==> v38 <==
Design ResonantLowPassFilter, start of the top module:
module ResonantLowPassFilter(
    input clk,
    input signed [15:0] audio_in,
    input signed [15:0] cutoff,
    input signed [15:0] resonance,
    input signed [15:0] gain,
    input reset_n,
    output reg signed [15:0] filtered_audio
);
    parameter [15:0] MAX_POS_VALUE = 16'h7FFF;
    parameter [15:0] MIN_NEG_VALUE = -16'h8000;
    reg signed [15:0] state;
    reg signed [15:0] feedback;
    reg signed [15:0] output_reg;
    reg signed [15:0] alpha;
    reg signed [15:0] beta;
    reg signed [15:0] gamma;
    wire signed [31:0] fb_prod  = $signed(state) * $signed(beta);
    wire signed [31:0] out_prod = $signed(state) * $signed(alpha);
    wire signed [16:0] fb_full  = fb_prod >>> 15;
    wire signed [16:0] out_full = out_prod >>> 15;
    wire signed [16:0] st_full  = $signed(audio_in) - $signed(feedback);
    wire signed [16:0] fa_full  = $signed(output_reg) + ($signed(gamma) >>> 1);
    function signed [15:0] sat17;
        input signed [16:0] v;
        begin
            if (v > $signed({MAX_POS_VALUE[15], MAX_POS_VALUE}))
                sat17 = $signed(MAX_POS_VALUE);
            else if (v < $signed({MIN_NEG_VALUE[15], MIN_NEG_VALUE}))
                sat17 = $signed(MIN_NEG_VALUE);
            else
                sat17 = v[15:0];
        end
    endfunction
    always @(posedge clk or negedge reset_n) begin
        if (!reset_n) begin
            state <= $signed(16'h0000);
            feedback <= $signed(16'h0000);
            output_reg <= $signed(16'h0000);
            alpha <= $signed(16'h0000);
            beta <= $signed(16'h0000);
            gamma <= $signed(16'h0000);
            filtered_audio <= $signed(16'h0000);
        end else begin
            alpha <= $signed(cutoff);
  ...
==> flow/config.mk <==
export PLATFORM = sky130hd
export DESIGN_NAME = ResonantLowPassFilter
export DESIGN_NICKNAME = ResonantLowPassFilter
export VERILOG_FILES = /design/flow/design.v
export SDC_FILE = /design/flow/constraint.sdc
export NUM_CORES = 4
export LEC_CHECK = 0
export CAP_MARGIN = 10
export CORE_MARGIN = 2
export CORE_UTILIZATION = 72
export CTS_CLUSTER_DIAMETER = 378
export SLEW_MARGIN = 20
==> flow/constraint.sdc <==
create_clock -name core_clock -period 5.72 [get_ports {clk}]
set_input_delay 1.1440 -clock core_clock [delete_from_list [all_inputs] [get_ports {clk}]]
set_output_delay 1.1440 -clock core_clock [all_outputs]
set_load 0.01 [all_outputs]
run.sh (not shown) runs the stock make flow with config.mk's settings and CLKGATE_MAP_FILE=.
==> v26 (differences from v38) <==
- ABC_AREA: unset -> 1
- CAP_MARGIN: 10 -> 20
- CTS_CLUSTER_DIAMETER: 378 -> 225
- PLACE_DENSITY_LB_ADDON: unset -> 0.07
==> flow/constraint.sdc (replaced) <==
create_clock -name core_clock -period 5.73 [get_ports {clk}]
set_input_delay 1.1460 -clock core_clock [delete_from_list [all_inputs] [get_ports {clk}]]
set_output_delay 1.1460 -clock core_clock [all_outputs]
set_load 0.01 [all_outputs]
==> v20 (differences from v38) <==
- CAP_MARGIN: 10 -> 20
- CORE_UTILIZATION: 72 -> 31
- CTS_CLUSTER_DIAMETER: 378 -> 218
- CTS_CLUSTER_SIZE: unset -> 100
- TNS_END_PERCENT: unset -> 5
==> flow/constraint.sdc (replaced) <==
create_clock -name core_clock -period 7.0 [get_ports {clk}]
set_input_delay 1.4000 -clock core_clock [delete_from_list [all_inputs] [get_ports {clk}]]
set_output_delay 1.4000 -clock core_clock [all_outputs]
set_load 0.01 [all_outputs]
==> results <==
| metric | v26 | v38 | v20 |
|---|---|---|---|
| Result of the run | finished with violations | finished with violations | no timing/DRC/antenna violations |
| Layout check failures | negative setup slack | negative setup slack | - |
| Share of the core filled with cells in the final layout | 0.879 | 0.860 | 0.347 |
| Data-path buffer share of cell area in the final layout | 0.111 | 0.112 | 0.0551 |
| Avg Vias per Cell | 5.72 | 5.59 | 4.49 |
| Maximum number of pins on one net before global-route repair | 64 | 71 | 65 |
| Floorplan die width | 194 microns | 185 microns | 280 microns |
| Buffers & Inverters on Critical Path | 9 | 7 | 7 |
| Vias | 23500 | 17600 | 15800 |
| Part of the Yosys area used for sequential elements | 0.107 | 0.118 | 0.118 |
| Final-layout clock-cell area share | 0.0105 | 0.0112 | 0.0121 |
| Synthesized Nets | 4138 | 3224 | 3224 |
| Post-route minimum period | 5.91 ns | 6.37 ns | 6.65 ns |
| Overall die area | 37700 sq um | 34200 sq um | 78200 sq um |


==> inputs of run a <==
Starting RTL as in the previous note.
Design ResonantLowPassFilter, start of the top module:
module ResonantLowPassFilter(
    input clk,
    input signed [15:0] audio_in,
    input signed [15:0] cutoff,
    input signed [15:0] resonance,
    input signed [15:0] gain,
    input reset_n,
    output reg signed [15:0] filtered_audio
);
Settings: LEC_CHECK=0, ABC_AREA=1, CAP_MARGIN=20, CORE_MARGIN=2, CORE_UTILIZATION=57, CTS_CLUSTER_DIAMETER=356, CTS_CLUSTER_SIZE=99, SLEW_MARGIN=20; clock period 5.14 ns.
==> run b (differences from run a) <==
- CORE_UTILIZATION: 57 -> 72
- CTS_CLUSTER_DIAMETER: 356 -> default
- CTS_CLUSTER_SIZE: 99 -> 10
- SETUP_SLACK_MARGIN: default -> 0.62
- TNS_END_PERCENT: default -> 5
==> flow/constraint.sdc (replaced) <==
create_clock -name core_clock -period 5.82 [get_ports {clk}]
set_input_delay 1.1640 -clock core_clock [delete_from_list [all_inputs] [get_ports {clk}]]
set_output_delay 1.1640 -clock core_clock [all_outputs]
set_load 0.01 [all_outputs]
==> run c (differences from run a) <==
- ABC_AREA: 1 -> default
- CORE_UTILIZATION: 57 -> 40
- CTS_CLUSTER_DIAMETER: 356 -> default
- CTS_CLUSTER_SIZE: 99 -> default
- SETUP_SLACK_MARGIN: default -> 0.86
==> flow/constraint.sdc (replaced) <==
create_clock -name core_clock -period 6.75 [get_ports {clk}]
set_input_delay 1.3500 -clock core_clock [delete_from_list [all_inputs] [get_ports {clk}]]
set_output_delay 1.3500 -clock core_clock [all_outputs]
set_load 0.01 [all_outputs]
==> run d (differences from run a) <==
- CORE_ASPECT_RATIO: default -> 0.5
- CORE_UTILIZATION: 57 -> 65
- HOLD_SLACK_MARGIN: default -> 0.26
- PLACE_DENSITY: default -> 0.35
- TNS_END_PERCENT: default -> 10
==> comparison <==
Run b finished but fails on setup timing. Run c ran to the end with no violations. Run d completed, yet does not pass: setup timing. Run a finished but failed the layout checks on setup timing. Synthesized cell count is the same in run d and run b. Flip-flop count is the same in run b and run d. Non-clock buffer count: run d > run a > run b > run c. The lowest setup slack belongs to run d, the highest to run c. Between run a and run c, the lower design area is in run c (gap about 12%, measured against run c). First-iteration DRC count: run c is lower than run d (51%).
==> figures <==
| item | run a | run d | run b | run c |
|---|---|---|---|---|
| Result of the run | complete, but fails checks | complete, but fails checks | complete, but fails checks | no timing/DRC/antenna violations |
| Reasons for failing layout checks | setup timing | setup timing | setup timing | - |
| R2r endpoint | feedback[12] | feedback[15] | output_reg[2] | feedback[0] |
| Die Y-Extent | 218 µm | 145 µm | 194 µm | 247 µm |
| Total number of placement rows | 78 | 51 | 69 | 88 |
| Area of all sequential standard cells | 2800 µm² | 2790 µm² | 2800 µm² | 2830 µm² |
| Final core utilization | 0.686 | 0.800 | 0.832 | 0.477 |
| Seq/Total Area, Yosys | 0.107 | 0.107 | 0.107 | 0.118 |
| Number of antenna violations at the first check in global routing | 0 | 1 | 0 | 1 |
| Routed wirelength normalized by instance count | 15.5 µm | 15.9 µm | 18.7 µm | 16.5 µm |
| Post-cts resize count | 47 | 34 | 72 | 126 |
| Layout buffer count excluding clock buffers | 410 | 438 | 281 | 257 |
| Start point of the critical path | state[15] | state[15] | state[15] | state[4] |
| Worst-path cell with the longest stage delay | sky130_fd_sc_hd__fa_2 | sky130_fd_sc_hd__fa_2 | sky130_fd_sc_hd__fa_2 | sky130_fd_sc_hd__dfrtp_4 |
